v6:
Design frameMakerTop, start of the top module:
module frameMakerTop (samplePoint, reset, canRX, isError, isStuff, endOverload, BS_onoff, CRCtype, BRS_Stop, invalidBit, CRCcalc_on, CRCtime, ackValue, IDE, EDL, BRS, isRemote, size, frame, frameReady, isStart);
Size: about 230 flip-flops, ~180 I/O pins, roughly 0.0094 sq mm of cells after synthesis.
export LEC_CHECK = 0
export ABC_AREA = 1
export CAP_MARGIN = 20
export CORE_MARGIN = 2
export CORE_UTILIZATION = 67
export CTS_CLUSTER_SIZE = 41
export SLEW_MARGIN = 20
create_clock -name core_clock -period 1.7 [get_ports {samplePoint}]
run.sh (not shown) runs the stock make flow with config.mk's settings and CLKGATE_MAP_FILE=.
Stage in which a tool error killed v6: 5_1_grt.
Modified inputs, v7 compared to v6
Settings: CORE_UTILIZATION changed from 67 to 40; CTS_CLUSTER_SIZE removed (was 41); the clock period (ns, I/O delays scaled along) changed from 1.7 to 3.26.
## What came out
As far as synthesized cell count goes, v6 and v7 are indistinguishable; the numbers are identical. Summary of v7 over v6: mean instance size in the synthesized netlist did not really move; overall die area went up. Looking at die height, v7 sits about 30% higher than v6 does. Relative to v6, detailed placer's ending HPWL has decreased by 3400 um in v7. v6 -> v7: die boundary width increased by more than a quarter. Last weighted congestion value of the routability-driven placer of v7 falls short of that of v6 by a little under 10%. On v7: total CTS buffers is about 13% higher than what v6 gave. Number of flops mapped to enable cells by yosys came out exactly the same in v7 and v6. No stage failed in v7, and the final checks on the layout all came back clean.

* * *

frameMakerTop again, from the RTL that the note above started with.
Settings: LEC_CHECK=0, ABC_AREA=1, CAP_MARGIN=10, CORE_ASPECT_RATIO=0.75, CORE_MARGIN=3, CORE_UTILIZATION=37, CTS_CLUSTER_DIAMETER=332, HOLD_SLACK_MARGIN=0.07, MAX_ROUTING_LAYER=met4, MIN_ROUTING_LAYER=met2, SLEW_MARGIN=20, TNS_END_PERCENT=65; clock period 1.79 ns.
The first run finished but fails on negative setup slack.
Next try:
==> flow/config.mk (replaced) <==
export PLATFORM = sky130hd
export DESIGN_NAME = frameMakerTop
export DESIGN_NICKNAME = frameMakerTop
export VERILOG_FILES = /design/flow/design.v
export SDC_FILE = /design/flow/constraint.sdc
export NUM_CORES = 4
export LEC_CHECK = 0
export ABC_AREA = 1
export CAP_MARGIN = 20
export CORE_MARGIN = 2
export CORE_UTILIZATION = 27
export SLEW_MARGIN = 20
==> flow/constraint.sdc (replaced) <==
create_clock -name core_clock -period 3.01 [get_ports {samplePoint}]
set_input_delay 0.6020 -clock core_clock [delete_from_list [all_inputs] [get_ports {samplePoint}]]
set_output_delay 0.6020 -clock core_clock [all_outputs]
set_load 0.01 [all_outputs]
This time the run went through all stages and came out clean.
Critical path depth decreases by 11.
Cell area decreases by 8.8%.
Sequential power decreases by 40%.

* * *

Starting RTL as in the previous note.
clock: 1.88 ns
lec_check: 0
abc_area: 1
cap_margin: 10
core_aspect_ratio: 0.75
core_margin: 7
core_utilization: 37
cts_cluster_diameter: 332
hold_slack_margin: 0.07
max_routing_layer: met4
min_routing_layer: met2
setup_slack_margin: 0.02
slew_margin: 20
tns_end_percent: 65
The first run reached the layout checks and failed them: negative setup slack.
==> next run, changes <==
Settings changed: CAP_MARGIN 10 to 20, CORE_ASPECT_RATIO 0.75 to unset, CORE_MARGIN 7 to 2, CORE_UTILIZATION 37 to 40, CTS_CLUSTER_DIAMETER 332 to unset, HOLD_SLACK_MARGIN 0.07 to unset, MAX_ROUTING_LAYER met4 to unset, MIN_ROUTING_LAYER met2 to unset, SETUP_SLACK_MARGIN 0.02 to unset, TNS_END_PERCENT 65 to unset.
Clock period 1.88 ns to 3.01 ns, I/O delays scaled along.
This time the run went through all stages and came out clean.
Flip-flop count does not change.
Cell count falls by 5.9%.
Wire length goes down by 18%.
Count of clock-buffer cells in the layout rises by 7.
Clock power shrinks by 41%.
Setup slack gains 830 ps.
Non-clock buffer count decreases by 99.
Total power fell by 41%.
Die size goes down by 18%.
==> next run, changes <==
Clock period 3.01 ns to 5.0 ns, I/O delays scaled along.
Outcome:
- The changed run produced a clean layout
- global-route usage goes up by 0.15 points
- cell count goes down by 0.33%
- routed wire length goes down by 0.50%
- die area does not change
- via count goes down by 0.94%
==> next run, changes <==
Settings changed: CORE_UTILIZATION 40 to 72, CTS_CLUSTER_SIZE set to 100, TNS_END_PERCENT set to 10.
Clock period 5.0 ns to 2.39 ns, I/O delays scaled along.
This time the run never finished: it broke off in global routing (5_1_grt).
Synthesized cell count stays the same.
Die area fell by about 43%.
Synthesized area is unchanged.

* * *

frameMakerTop again, from the RTL that the note above started with.
make LEC_CHECK=0 ABC_AREA=0 CAP_MARGIN=5 CELL_PAD_IN_SITES_DETAIL_PLACEMENT=1 CELL_PAD_IN_SITES_GLOBAL_PLACEMENT=1 CORE_ASPECT_RATIO=0.82 CORE_MARGIN=2 CORE_UTILIZATION=36 CTS_CLUSTER_SIZE=58 GPL_ROUTABILITY_DRIVEN=1 HOLD_SLACK_MARGIN=0.03 MAX_ROUTING_LAYER=met5 PLACE_DENSITY_LB_ADDON=0.01 SETUP_SLACK_MARGIN=0.44 SLEW_MARGIN=20 TNS_END_PERCENT=40 finish   # period 5.21 ns
==> next run, changes <==
ABC_AREA = 1   (was 0)
CAP_MARGIN = 20   (was 5)
CELL_PAD_IN_SITES_DETAIL_PLACEMENT = default   (was 1)
CELL_PAD_IN_SITES_GLOBAL_PLACEMENT = default   (was 1)
CORE_ASPECT_RATIO = default   (was 0.82)
CORE_UTILIZATION = 72   (was 36)
CTS_CLUSTER_SIZE = default   (was 58)
GPL_ROUTABILITY_DRIVEN = default   (was 1)
HOLD_SLACK_MARGIN = default   (was 0.03)
MAX_ROUTING_LAYER = default   (was met5)
PLACE_DENSITY_LB_ADDON = default   (was 0.01)
SETUP_SLACK_MARGIN = default   (was 0.44)
TNS_END_PERCENT = default   (was 40)
clock period = 6.77 ns   (was 5.21 ns; I/O delays follow)
First-iteration DRC count goes up to 6.7 times its value.
Clock power goes down by a quarter to a third.
Setup slack improved by 420 ps.
Global-route usage goes up by 30 points.
Non-clock buffer count goes down by 5.
Area after synthesis goes down by a few percent.
Count of clock-buffer cells in the layout goes down by 1.
Power goes down by a quarter to a third.
Hold slack got worse by 36 ps.
Register-to-register slack improved by 1300 ps.
==> next run, changes <==
ABC_AREA = default   (was 1)
CORE_UTILIZATION = 38   (was 72)
CTS_CLUSTER_SIZE = 11   (was default)
GPL_TIMING_DRIVEN = 0   (was default)
clock period = 5.0 ns   (was 6.77 ns; I/O delays follow)
Result: The changed run produced a clean layout; first-iteration DRC count goes down by 79%; via count goes down by 27%; cell area goes up by 6.2%; power goes up by 37%; worst setup slack got worse by 900 ps; die size goes up by 91%; routed wire length goes down by 28%; clock skew goes down by 9.7 ps.
==> next run, changes <==
ABC_AREA = 1   (was default)
CORE_UTILIZATION = 64   (was 38)
CTS_CLUSTER_DIAMETER = 358   (was default)
CTS_CLUSTER_SIZE = 93   (was 11)
GPL_TIMING_DRIVEN = default   (was 0)
PLACE_DENSITY = 0.41   (was default)
clock period = 1.71 ns   (was 5.0 ns; I/O delays follow)
After rerunning: Now the flow ended with an error in global routing. Area after synthesis came out lower by a few percent. Die area fell by well over a third. Synthesized cell count climbs by a quarter to a third.

* * *

frameMakerTop again, from the RTL that the note above started with.
// frameMakerTop
module frameMakerTop (samplePoint, reset, canRX, isError, isStuff, endOverload, BS_onoff, CRCtype, BRS_Stop, invalidBit, CRCcalc_on, CRCtime, ackValue, IDE, EDL, BRS, isRemote, size, frame, frameReady, isStart);
	input wire samplePoint, reset, canRX, isError, isStuff;
	output wire endOverload, BS_onoff, BRS_Stop, invalidBit, CRCcalc_on, CRCtime, ackValue, IDE, EDL, BRS, isRemote, frameReady, isStart;
	output wire [1:0] CRCtype;
	output wire [9:0] size;
	output wire [150:0] frame;
	wire isOverloadFromInterframe, RTR_SRR, RTR_r1;
	interFrameSpace ifs (samplePoint, reset, canRX, frameReady, endOverload, isOverloadFromInterframe, isStart);
	overload ov (samplePoint, reset, canRX, isOverloadFromInterframe, isError, endOverload);
	framecontroller fc (samplePoint, reset, canRX, isStart, isStuff, isError, BS_onoff, CRCtype, BRS_Stop, invalidBit, CRCcalc_on, CRCtime, ackValue, RTR_SRR, IDE, EDL, BRS, RTR_r1, frameReady);
	DatavsRemote dr (RTR_SRR, IDE, RTR_r1, isRemote);
	frameSize fsz (samplePoint, reset, isStuff, isStart, size);
	frameStorage fst (samplePoint, reset, canRX, isStuff, isStart, frame);
endmodule
export LEC_CHECK = 0
export ABC_AREA = 1
export CAP_MARGIN = 20
export CORE_MARGIN = 2
export CORE_UTILIZATION = 54
export SLEW_MARGIN = 20
create_clock -name core_clock -period 2.24 [get_ports {samplePoint}]
Rerun with:
- CORE_UTILIZATION: 54 -> 40
- HOLD_SLACK_MARGIN: default -> 0.07
- MIN_ROUTING_LAYER: default -> met2
- clock period: 2.24 -> 5.0 ns (I/O delays scaled with it)
Design area came out higher slightly.
Global-route usage increases by 6.3 points.
Wire length rises by roughly a tenth.
Core utilization is lower by 18 points.
Critical path depth rises by 7.
Synthesized area does not change.
Cell count climbs by a few percent.
Worst setup slack improves by 2000 ps.
Count of clock-buffer cells in the layout rises by 1.
Rerun with:
- CORE_UTILIZATION: 40 -> 37
- MAX_ROUTING_LAYER: default -> met4
- clock period: 5.0 -> 4.28 ns (I/O delays scaled with it)
Effect: The new run completed without violations; synthesized cell count does not change; cell area falls by about 0.5%; via count hardly moves; non-clock buffer count stays the same; utilization goes down by 4.0 points; global-route usage came out lower by 0.38 points; power increases by 12%; setup slack gets worse by 620 ps; clock power went up by about 8%; final cell count goes up by 0.56%; routed wire length increases by about 0.8%.
Rerun with:
- CORE_UTILIZATION: 37 -> 66
- HOLD_SLACK_MARGIN: 0.07 -> default
- MIN_ROUTING_LAYER: met2 -> default
- SETUP_SLACK_MARGIN: default -> 0.44
- clock period: 4.28 -> 1.54 ns (I/O delays scaled with it)
Now the flow ended with an error in clock tree synthesis (4_1_cts).
Synthesized area does not change.
Die size decreases by well over a third.
Synthesized cell count is unchanged.
Rerun with:
- CTS_CLUSTER_DIAMETER: default -> 192
- CTS_CLUSTER_SIZE: default -> 72
- HOLD_SLACK_MARGIN: default -> 0.3
- MAX_ROUTING_LAYER: met4 -> default
- SETUP_SLACK_MARGIN: 0.44 -> default
- clock period: 1.54 -> 1.67 ns (I/O delays scaled with it)
What happened: The new run ended with an error in global routing (5_1_grt); synthesized cell count does not change; die size stays the same; area after synthesis is unchanged.
Rerun with:
- CORE_UTILIZATION: 66 -> 72
- CTS_CLUSTER_SIZE: 72 -> 53
- HOLD_SLACK_MARGIN: 0.3 -> default
- SETUP_SLACK_MARGIN: default -> 0.51
- clock period: 1.67 -> 2.25 ns (I/O delays scaled with it)
The new run ended with an error in global routing (5_1_grt) on DPL-0038.
Die size drops by a little under a tenth.
Synthesized area stays the same.
Synthesized cell count is unchanged.
Power is estimated from default activity; no workload was simulated.
